==> v33: inputs <==
## S_AXI_LITE
module S_AXI_LITE#(
		parameter integer S_AXI_LITE_SIZE = 5,
		parameter integer S_AXI_DATA_SIZE = 32 
		)(
		input S_AXI_ACLK,
		input S_AXI_ARESETN,
        input  [ 31 : 0] S_AXI_LITE_ARADDR,
        output S_AXI_LITE_ARREADY,
        input  S_AXI_LITE_ARVALID,
        output S_AXI_LITE_RVALID,
        input  S_AXI_LITE_RREADY,
        output [S_AXI_DATA_SIZE - 1: 0] S_AXI_LITE_RDATA,
        input  [ 31 : 0] S_AXI_LITE_AWADDR,
        output S_AXI_LITE_AWREADY,
        input  S_AXI_LITE_AWVALID,
        input  S_AXI_LITE_WVALID,
        output S_AXI_LITE_WREADY,
        input  [S_AXI_DATA_SIZE - 1: 0] S_AXI_LITE_WDATA,
        output S_AXI_LITE_BVALID,
        input S_AXI_LITE_BREADY
		);
		reg [S_AXI_DATA_SIZE - 1: 0] axi_reg0;
		reg [S_AXI_DATA_SIZE - 1: 0] axi_reg1;
		reg [S_AXI_DATA_SIZE - 1: 0] axi_reg2;
		reg [S_AXI_DATA_SIZE - 1: 0] axi_reg3;
		reg [S_AXI_DATA_SIZE - 1: 0] axi_reg4;
		reg [S_AXI_DATA_SIZE - 1: 0] axi_reg5;
        reg [ 31 : 0] axi_araddr ;
        reg [ 31 : 0] axi_awaddr ;
        reg [S_AXI_DATA_SIZE - 1: 0] axi_wdata;
        reg [S_AXI_DATA_SIZE - 1: 0] axi_rdata;
        reg awready;
        reg wready;
        reg awlatch;
        reg bvalid;
        reg axi_wen;
        reg axi_wack;
  ...
make LEC_CHECK=0 CAP_MARGIN=5 CELL_PAD_IN_SITES_GLOBAL_PLACEMENT=0 CORE_MARGIN=2 CORE_UTILIZATION=70 CTS_CLUSTER_DIAMETER=257 CTS_CLUSTER_SIZE=18 GPL_TIMING_DRIVEN=1 MAX_ROUTING_LAYER=met4 MIN_ROUTING_LAYER=met1 PLACE_DENSITY=0.8 SETUP_SLACK_MARGIN=0.5 SLEW_MARGIN=20 TNS_END_PERCENT=5 finish   # period 1.93 ns
run.sh (not shown) runs the stock make flow with config.mk's settings and CLKGATE_MAP_FILE=.
==> inputs of v9, as changes to v33 <==
Settings changed: ABC_AREA set to 1, CELL_PAD_IN_SITES_GLOBAL_PLACEMENT 0 to not set, CORE_UTILIZATION 70 to 72, CTS_CLUSTER_DIAMETER 257 to not set, CTS_CLUSTER_SIZE 18 to not set, GPL_TIMING_DRIVEN 1 to not set, MAX_ROUTING_LAYER met4 to not set, MIN_ROUTING_LAYER met1 to not set, PLACE_DENSITY 0.8 to 0.65, SETUP_SLACK_MARGIN 0.5 to 0.17, TNS_END_PERCENT 5 to not set.
==> flow/constraint.sdc (replaced) <==
create_clock -name core_clock -period 1.91 [get_ports {S_AXI_ACLK}]
set_input_delay 0.3820 -clock core_clock [delete_from_list [all_inputs] [get_ports {S_AXI_ACLK}]]
set_output_delay 0.3820 -clock core_clock [all_outputs]
set_load 0.01 [all_outputs]
==> inputs of v6, as changes to v33 <==
Settings changed: CAP_MARGIN 5 to 0, CELL_PAD_IN_SITES_GLOBAL_PLACEMENT 0 to not set, CTS_CLUSTER_DIAMETER 257 to 184, CTS_CLUSTER_SIZE 18 to 37, GPL_TIMING_DRIVEN 1 to not set, MAX_ROUTING_LAYER met4 to not set, MIN_ROUTING_LAYER met1 to not set, PLACE_DENSITY 0.8 to 0.37, SETUP_SLACK_MARGIN 0.5 to not set, TNS_END_PERCENT 5 to not set.
==> flow/constraint.sdc (replaced) <==
create_clock -name core_clock -period 1.46 [get_ports {S_AXI_ACLK}]
set_input_delay 0.2920 -clock core_clock [delete_from_list [all_inputs] [get_ports {S_AXI_ACLK}]]
set_output_delay 0.2920 -clock core_clock [all_outputs]
set_load 0.01 [all_outputs]
==> qor summary <==
| metric | v9 | v33 | v6 |
|---|---|---|---|
| Sequential power | 5.77 mW | 5.71 mW | - |
| Capturing instance or port of the critical path | axi_rdata[1] | axi_rdata[21] | - |
| Hold Path Stages | 3 | 3 | - |
| Highest cell delay on the worst timing path | 0.33 ns | 0.45 ns | - |
| Top layer in use | met4 | met4 | - |
| Via count | 10976 | 10851 | - |
| Post-layout minimum cycle time | 1.94 ns | 1.72 ns | - |
| Net switching fraction of the power | 0.244 | 0.238 | - |
| Proportion of cell area spent on the clock network | 0.0630 | 0.0375 | - |
| Placed cell area | 0.0121 mm² | 0.0124 mm² | 0.0127 mm² |
| Share of the clock period used by the worst path | 1.01 | 0.891 | - |
| HPWL after DPL | 16.4 mm | 18.8 mm | 19.7 mm |
| Clock network power | 5.05 mW | 3.71 mW | - |
| Rel. slew slack | 0.647 | 0.652 | - |
| Final clock skew | 0.0124 ns | 0.0137 ns | - |
| Crit path DRT | 2.31 ns | 2.31 ns | - |
| Worst Path Arrival | 2.33 ns | 2.10 ns | - |
| Status | complete, but fails checks | finished clean | aborted with a tool error |
| Stage where the flow stopped | - | - | global routing |
| Reasons for failing layout checks | negative setup slack | - | - |
| Largest type area fraction | 0.497 | 0.488 | 0.488 |
| Top pwr grp | sequential cells | sequential cells | - |
| Area of the chip | 0.0163 mm² | 0.0170 mm² | 0.0170 mm² |
| Final antenna-violating net count | 0 | 0 | - |
| Static leakage power | 5.38 nW | 4.73 nW | - |
| Critical Path Source | axi_araddr[0] | axi_araddr[4] | - |
| Largest fanout on the critical path | 16 | 22 | - |
| Buffering overhead | 0.115 | 0.137 | - |

* * *

==> inputs of trial 51 <==
S_AXI_LITE again, from the RTL that the note above started with.
export LEC_CHECK = 0
export ABC_AREA = 0
export CAP_MARGIN = 35
export CELL_PAD_IN_SITES_DETAIL_PLACEMENT = 1
export CELL_PAD_IN_SITES_GLOBAL_PLACEMENT = 2
export CORE_ASPECT_RATIO = 0.56
export CORE_MARGIN = 7
export CORE_UTILIZATION = 40
export CTS_CLUSTER_DIAMETER = 354
export GPL_ROUTABILITY_DRIVEN = 0
export GPL_TIMING_DRIVEN = 0
export MAX_ROUTING_LAYER = met4
export MIN_ROUTING_LAYER = met2
export SETUP_SLACK_MARGIN = 0.67
export SLEW_MARGIN = 30
export TNS_END_PERCENT = 25
create_clock -name core_clock -period 3.36 [get_ports {S_AXI_ACLK}]
==> trial 97 (differences from trial 51) <==
==> flow/config.mk (replaced) <==
export PLATFORM = sky130hd
export DESIGN_NAME = S_AXI_LITE
export DESIGN_NICKNAME = S_AXI_LITE
export VERILOG_FILES = /design/flow/design.v
export SDC_FILE = /design/flow/constraint.sdc
export NUM_CORES = 4
export LEC_CHECK = 0
export CAP_MARGIN = 20
export CORE_MARGIN = 2
export CORE_UTILIZATION = 68
export CTS_CLUSTER_SIZE = 37
export SLEW_MARGIN = 20
==> flow/constraint.sdc (replaced) <==
create_clock -name core_clock -period 1.6 [get_ports {S_AXI_ACLK}]
set_input_delay 0.3200 -clock core_clock [delete_from_list [all_inputs] [get_ports {S_AXI_ACLK}]]
set_output_delay 0.3200 -clock core_clock [all_outputs]
set_load 0.01 [all_outputs]
==> build 47 (differences from trial 51) <==
--- a/flow/config.mk
+++ b/flow/config.mk
@@ -15,8 +15,6 @@
 export CTS_CLUSTER_DIAMETER = 354
-export GPL_ROUTABILITY_DRIVEN = 0
 export GPL_TIMING_DRIVEN = 0
-export MAX_ROUTING_LAYER = met4
 export MIN_ROUTING_LAYER = met2
 export SETUP_SLACK_MARGIN = 0.67
-export SLEW_MARGIN = 30
+export SLEW_MARGIN = 20
 export TNS_END_PERCENT = 25
==> flow/constraint.sdc (replaced) <==
create_clock -name core_clock -period 4.0 [get_ports {S_AXI_ACLK}]
set_input_delay 0.8000 -clock core_clock [delete_from_list [all_inputs] [get_ports {S_AXI_ACLK}]]
set_output_delay 0.8000 -clock core_clock [all_outputs]
set_load 0.01 [all_outputs]
==> comparison <==
- Trial 97 finished with negative setup slack left. Build 47 completed without violations. Trial 51 ran to the end with no violations.
- Core utilization: trial 51 is lower than build 47 (0.15 points).
- Of trial 51 and trial 97, trial 51 has the higher first-iteration DRC count (gap 85%, measured against trial 97).
- Critical path depth: trial 51 is lower than trial 97 (1).
- Sequential power, highest first: trial 97, trial 51, build 47.
- Of build 47 and trial 97, build 47 has the higher via count (gap about 30%, measured against trial 97).
- Flip-flop count is the same in build 47 and trial 51.
- The lowest clock skew belongs to trial 97, the highest to trial 51.
- Total power, highest first: trial 97, trial 51, build 47.
- Non-clock buffer count: trial 97 is lower than build 47 (41).

* * *

==> inputs of 04-21 <==
==> flow/design.v <==
module S_AXI_LITE#(
		parameter integer S_AXI_LITE_SIZE = 5,
		parameter integer S_AXI_DATA_SIZE = 32 
		)(
		input S_AXI_ACLK,
		input S_AXI_ARESETN,
        input  [ 31 : 0] S_AXI_LITE_ARADDR,
        output S_AXI_LITE_ARREADY,
        input  S_AXI_LITE_ARVALID,
        output S_AXI_LITE_RVALID,
        input  S_AXI_LITE_RREADY,
        output [S_AXI_DATA_SIZE - 1: 0] S_AXI_LITE_RDATA,
        input  [ 31 : 0] S_AXI_LITE_AWADDR,
        output S_AXI_LITE_AWREADY,
        input  S_AXI_LITE_AWVALID,
        input  S_AXI_LITE_WVALID,
        output S_AXI_LITE_WREADY,
        input  [S_AXI_DATA_SIZE - 1: 0] S_AXI_LITE_WDATA,
        output S_AXI_LITE_BVALID,
        input S_AXI_LITE_BREADY
		);
		reg [S_AXI_DATA_SIZE - 1: 0] axi_reg0;
		reg [S_AXI_DATA_SIZE - 1: 0] axi_reg1;
		reg [S_AXI_DATA_SIZE - 1: 0] axi_reg2;
		reg [S_AXI_DATA_SIZE - 1: 0] axi_reg3;
		reg [S_AXI_DATA_SIZE - 1: 0] axi_reg4;
		reg [S_AXI_DATA_SIZE - 1: 0] axi_reg5;
        reg [ 31 : 0] axi_araddr ;
        reg [ 31 : 0] axi_awaddr ;
        reg [S_AXI_DATA_SIZE - 1: 0] axi_wdata;
        reg [S_AXI_DATA_SIZE - 1: 0] axi_rdata;
        reg awready;
        reg wready;
        reg awlatch;
        reg bvalid;
        reg axi_wen;
        reg axi_wack;
        reg arready;
        reg rvalid;
        reg axi_rvalid;
        assign S_AXI_LITE_AWREADY = awready;
        assign S_AXI_LITE_WREADY  = wready;
        assign S_AXI_LITE_BVALID = bvalid;
        assign S_AXI_LITE_ARREADY = arready;
        assign S_AXI_LITE_RVALID = axi_rvalid;
        assign S_AXI_LITE_RDATA = axi_rdata;
        always@(posedge S_AXI_ACLK)
          if(S_AXI_ARESETN == 'b0)
            bvalid <= 0;
          else if(S_AXI_LITE_BREADY && ~bvalid)
            bvalid <= 'b1;
          else
            bvalid <= 'b0;
        always@(posedge S_AXI_ACLK)
          if(S_AXI_ARESETN == 'b0)
            awready <= 'b0;
          else if(S_AXI_LITE_AWVALID && S_AXI_LITE_WVALID && ~awready)
            awready <= 'b1;
          else if(wready)
            awready <= 'b0;
          else
            awready <= awready;
        always@(posedge S_AXI_ACLK)
            if(S_AXI_ARESETN == 'b0)
                axi_awaddr <= 0;
            else if (awready)
                axi_awaddr <= S_AXI_LITE_AWADDR;
            else
                axi_awaddr <= axi_awaddr;
        always@(posedge S_AXI_ACLK)
          if(S_AXI_ARESETN == 'b0)
            wready <= 0;
          else if(S_AXI_LITE_WVALID && ~wready && awready)
            wready <= 'b1;
          else
            wready <= 'b0;
        always@(posedge S_AXI_ACLK)
          if(S_AXI_ARESETN == 'b0) begin
            axi_wdata <= 0;
            axi_wen <= 0;
          end else if(awready && wready) begin
            axi_wdata <= S_AXI_LITE_WDATA;
            axi_wen <= 'b1;
          end else if(axi_wen)
            axi_wen <= 'b0;
          else begin
            axi_wdata <= axi_wdata;
            axi_wen <= axi_wen;
          end
        always@(posedge S_AXI_ACLK)
          if(S_AXI_ARESETN == 'b0)begin
		    axi_reg0 <= 0;
		    axi_reg1 <= 0;
		    axi_reg2 <= 0;
		    axi_reg3 <= 0;
		    axi_reg4 <= 0;
		    axi_reg5 <= 0;
		  end else if (axi_awaddr[ S_AXI_LITE_SIZE - 1 :0] == 5'd0)begin
            if(axi_wen) begin
             axi_reg0<= axi_wdata;
             axi_wack <= 'b1;
            end else begin
             axi_reg0<= axi_reg0;
             axi_wack <= 'b0;
            end
		  end else if (axi_awaddr[ S_AXI_LITE_SIZE - 1 :0] == 5'd4)begin
            if(axi_wen) begin
             axi_reg1<= axi_wdata;
             axi_wack <= 'b1;
            end else begin
             axi_reg1<= axi_reg1;
             axi_wack <= 'b0;
            end
		  end else if (axi_awaddr[ S_AXI_LITE_SIZE - 1 :0] == 5'd8)begin
            if(axi_wen) begin
             axi_reg2<= axi_wdata;
             axi_wack <= 'b1;
            end else begin
             axi_reg2<= axi_reg2;
             axi_wack <= 'b0;
            end
		  end else if (axi_awaddr[ S_AXI_LITE_SIZE - 1 :0] == 5'd12)begin
            if(axi_wen) begin
             axi_reg3<= axi_wdata;
             axi_wack <= 'b1;
            end else begin
             axi_reg3<= axi_reg3;
             axi_wack <= 'b0;
            end
		  end else if (axi_awaddr[ S_AXI_LITE_SIZE - 1 :0] == 5'd16)begin
            if(axi_wen) begin
             axi_reg4<= axi_wdata;
             axi_wack <= 'b1;
            end else begin
             axi_reg4<= axi_reg4;
             axi_wack <= 'b0;
            end
		  end else if (axi_awaddr[ S_AXI_LITE_SIZE - 1 :0] == 5'd20)begin
            if(axi_wen) begin
             axi_reg5<= axi_wdata;
             axi_wack <= 'b1;
            end else begin
             axi_reg5<= axi_reg5;
             axi_wack <= 'b0;
            end
		  end
        always@(posedge  S_AXI_ACLK)
          if(S_AXI_ARESETN == 'b0)
            arready <= 'b0;
          else if(S_AXI_LITE_ARVALID && ~arready)
            arready <= 'b1;
          else
            arready <= 'b0;
        always@(posedge S_AXI_ACLK)
          if(S_AXI_ARESETN == 'b0)
            axi_araddr <= 0;
          else if(arready)
            axi_araddr <= S_AXI_LITE_ARADDR;
          else
            axi_araddr <= axi_araddr;
        always@(posedge  S_AXI_ACLK)
          if(S_AXI_ARESETN == 'b0)
            rvalid <= 'b0;
          else if(arready && S_AXI_LITE_RREADY && ~rvalid)
            rvalid <= 'b1;
          else
            rvalid <= 'b0;
        always@(posedge S_AXI_ACLK)
          if(S_AXI_ARESETN == 'b0)begin
            axi_rvalid <= 'b0;
            axi_rdata <= 'b0;
		  end else if(axi_araddr[ S_AXI_LITE_SIZE - 1 :0] == 5'd0)begin
            if(rvalid)begin
              axi_rdata <= axi_reg0;
              axi_rvalid <= 'b1;
            end else begin
              axi_rvalid <= 'b0;
              axi_rdata <= axi_rdata;
            end
		  end else if(axi_araddr[ S_AXI_LITE_SIZE - 1 :0] == 5'd4)begin
            if(rvalid)begin
              axi_rdata <= axi_reg1;
              axi_rvalid <= 'b1;
            end else begin
              axi_rvalid <= 'b0;
              axi_rdata <= axi_rdata;
            end
		  end else if(axi_araddr[ S_AXI_LITE_SIZE - 1 :0] == 5'd8)begin
            if(rvalid)begin
              axi_rdata <= axi_reg2;
              axi_rvalid <= 'b1;
            end else begin
              axi_rvalid <= 'b0;
              axi_rdata <= axi_rdata;
            end
		  end else if(axi_araddr[ S_AXI_LITE_SIZE - 1 :0] == 5'd12)begin
            if(rvalid)begin
              axi_rdata <= axi_reg3;
              axi_rvalid <= 'b1;
            end else begin
              axi_rvalid <= 'b0;
              axi_rdata <= axi_rdata;
            end
		  end else if(axi_araddr[ S_AXI_LITE_SIZE - 1 :0] == 5'd16)begin
            if(rvalid)begin
              axi_rdata <= axi_reg4;
              axi_rvalid <= 'b1;
            end else begin
              axi_rvalid <= 'b0;
              axi_rdata <= axi_rdata;
            end
		  end else if(axi_araddr[ S_AXI_LITE_SIZE - 1 :0] == 5'd20)begin
            if(rvalid)begin
              axi_rdata <= axi_reg5;
              axi_rvalid <= 'b1;
            end else begin
              axi_rvalid <= 'b0;
              axi_rdata <= axi_rdata;
            end
			end else begin
              axi_rvalid <= 'b0;
              axi_rdata <= axi_rdata;
            end
endmodule
==> flow/run.sh <==
#!/bin/bash
# the make line also repeats each setting of config.mk as NAME=value (left out here)
make -C /OpenROAD-flow-scripts/flow DESIGN_CONFIG=/design/flow/config.mk WORK_HOME=/design/flow/orfs CLKGATE_MAP_FILE= finish
==> flow/config.mk <==
export PLATFORM = sky130hd
export DESIGN_NAME = S_AXI_LITE
export DESIGN_NICKNAME = S_AXI_LITE
export VERILOG_FILES = /design/flow/design.v
export SDC_FILE = /design/flow/constraint.sdc
export NUM_CORES = 4
export LEC_CHECK = 0
export CAP_MARGIN = 20
export CELL_PAD_IN_SITES_DETAIL_PLACEMENT = 1
export CELL_PAD_IN_SITES_GLOBAL_PLACEMENT = 1
export CORE_MARGIN = 2
export CORE_UTILIZATION = 40
export CTS_CLUSTER_DIAMETER = 354
export SETUP_SLACK_MARGIN = 0.67
export SLEW_MARGIN = 20
export TNS_END_PERCENT = 5
==> flow/constraint.sdc <==
create_clock -name core_clock -period 4.0 [get_ports {S_AXI_ACLK}]
set_input_delay 0.8000 -clock core_clock [delete_from_list [all_inputs] [get_ports {S_AXI_ACLK}]]
set_output_delay 0.8000 -clock core_clock [all_outputs]
set_load 0.01 [all_outputs]
==> 11-09: changes against 04-21 <==
CELL_PAD_IN_SITES_DETAIL_PLACEMENT = default   (was 1)
CELL_PAD_IN_SITES_GLOBAL_PLACEMENT = default   (was 1)
CORE_UTILIZATION = 71   (was 40)
CTS_CLUSTER_DIAMETER = 27   (was 354)
SETUP_SLACK_MARGIN = 0.51   (was 0.67)
TNS_END_PERCENT = default   (was 5)
==> flow/constraint.sdc (replaced) <==
create_clock -name core_clock -period 1.74 [get_ports {S_AXI_ACLK}]
set_input_delay 0.3480 -clock core_clock [delete_from_list [all_inputs] [get_ports {S_AXI_ACLK}]]
set_output_delay 0.3480 -clock core_clock [all_outputs]
set_load 0.01 [all_outputs]
==> 01-11: changes against 04-21 <==
CAP_MARGIN = 5   (was 20)
CELL_PAD_IN_SITES_DETAIL_PLACEMENT = default   (was 1)
CELL_PAD_IN_SITES_GLOBAL_PLACEMENT = 0   (was 1)
CORE_UTILIZATION = 70   (was 40)
CTS_CLUSTER_DIAMETER = 257   (was 354)
CTS_CLUSTER_SIZE = 14   (was default)
GPL_TIMING_DRIVEN = 1   (was default)
MAX_ROUTING_LAYER = met4   (was default)
MIN_ROUTING_LAYER = met1   (was default)
PLACE_DENSITY = 0.8   (was default)
SETUP_SLACK_MARGIN = 0.5   (was 0.67)
TNS_END_PERCENT = 100   (was 5)
==> flow/constraint.sdc (replaced) <==
create_clock -name core_clock -period 1.93 [get_ports {S_AXI_ACLK}]
set_input_delay 0.3860 -clock core_clock [delete_from_list [all_inputs] [get_ports {S_AXI_ACLK}]]
set_output_delay 0.3860 -clock core_clock [all_outputs]
set_load 0.01 [all_outputs]
==> 09-15: changes against 04-21 <==
CELL_PAD_IN_SITES_DETAIL_PLACEMENT = default   (was 1)
CELL_PAD_IN_SITES_GLOBAL_PLACEMENT = default   (was 1)
CORE_UTILIZATION = 70   (was 40)
CTS_CLUSTER_DIAMETER = 104   (was 354)
CTS_CLUSTER_SIZE = 21   (was default)
SETUP_SLACK_MARGIN = default   (was 0.67)
TNS_END_PERCENT = default   (was 5)
==> flow/constraint.sdc (replaced) <==
create_clock -name core_clock -period 1.56 [get_ports {S_AXI_ACLK}]
set_input_delay 0.3120 -clock core_clock [delete_from_list [all_inputs] [get_ports {S_AXI_ACLK}]]
set_output_delay 0.3120 -clock core_clock [all_outputs]
set_load 0.01 [all_outputs]
==> comparison table <==
quantity                                                                   01-11                       04-21                           11-09                       09-15
Post-place instance area                                              12,500 µm²                  12,300 µm²                      12,600 µm²                  12,800 µm²
Worst Setup Slack post-DPL                                                140 ps                     1250 ps                         43.5 ps                     -128 ps
Floorplan row count                                                           46                          61                              45                          46
Post-detailed-route count of antenna-violating nets                            -                           0                               -                           0
Num Clock Sinks                                                              273                         273                               -                         273
Worst path arrival time                                                        -                     3050 ps                               -                     2080 ps
Post-route non-filler standard cell count                                      -                       1,813                               -                       1,682
Met2 WL post-DR                                                                -                     18.2 mm                               -                     16.2 mm
DRC                                                                            -                           0                               -                           0
Non-clk buf share                                                              -                      0.0825                               -                       0.151
Total design power                                                             -                   0.00622 W                               -                    0.0123 W
Largest area class, layout                                                     -            sequential cells                               -            sequential cells
Fmax achieved                                                                  -                   0.373 GHz                               -                   0.587 GHz
Largest driver fanout on the critical path                                     -                          31                               -                           8
Run status                                                        did not finish              finished clean                  did not finish             failed layout checks
Failing step                                            global routing (5_1_grt)                           -  clock tree synthesis (4_1_cts)                           -
Layout check failures                                                          -                           -                               -                setup timing
Final RePlAce weighted congestion                                          0.848                       0.720                           0.867                       0.862
Slowest stage delay, CP                                                        -                     1260 ps                               -                      380 ps
Number of multi-input logic gates                                              -                         985                               -                         985
Placed wire-length estimate after detailed placement                     18.6 mm                     21.2 mm                         19.5 mm                     19.9 mm
Clk Tree Root Cell                                    sky130_fd_sc_hd__clkbuf_16  sky130_fd_sc_hd__clkbuf_16                               -  sky130_fd_sc_hd__clkbuf_16
WL per Instance                                                                -                     21.4 µm                               -                     21.0 µm
Power and IR drop assume default switching activity.
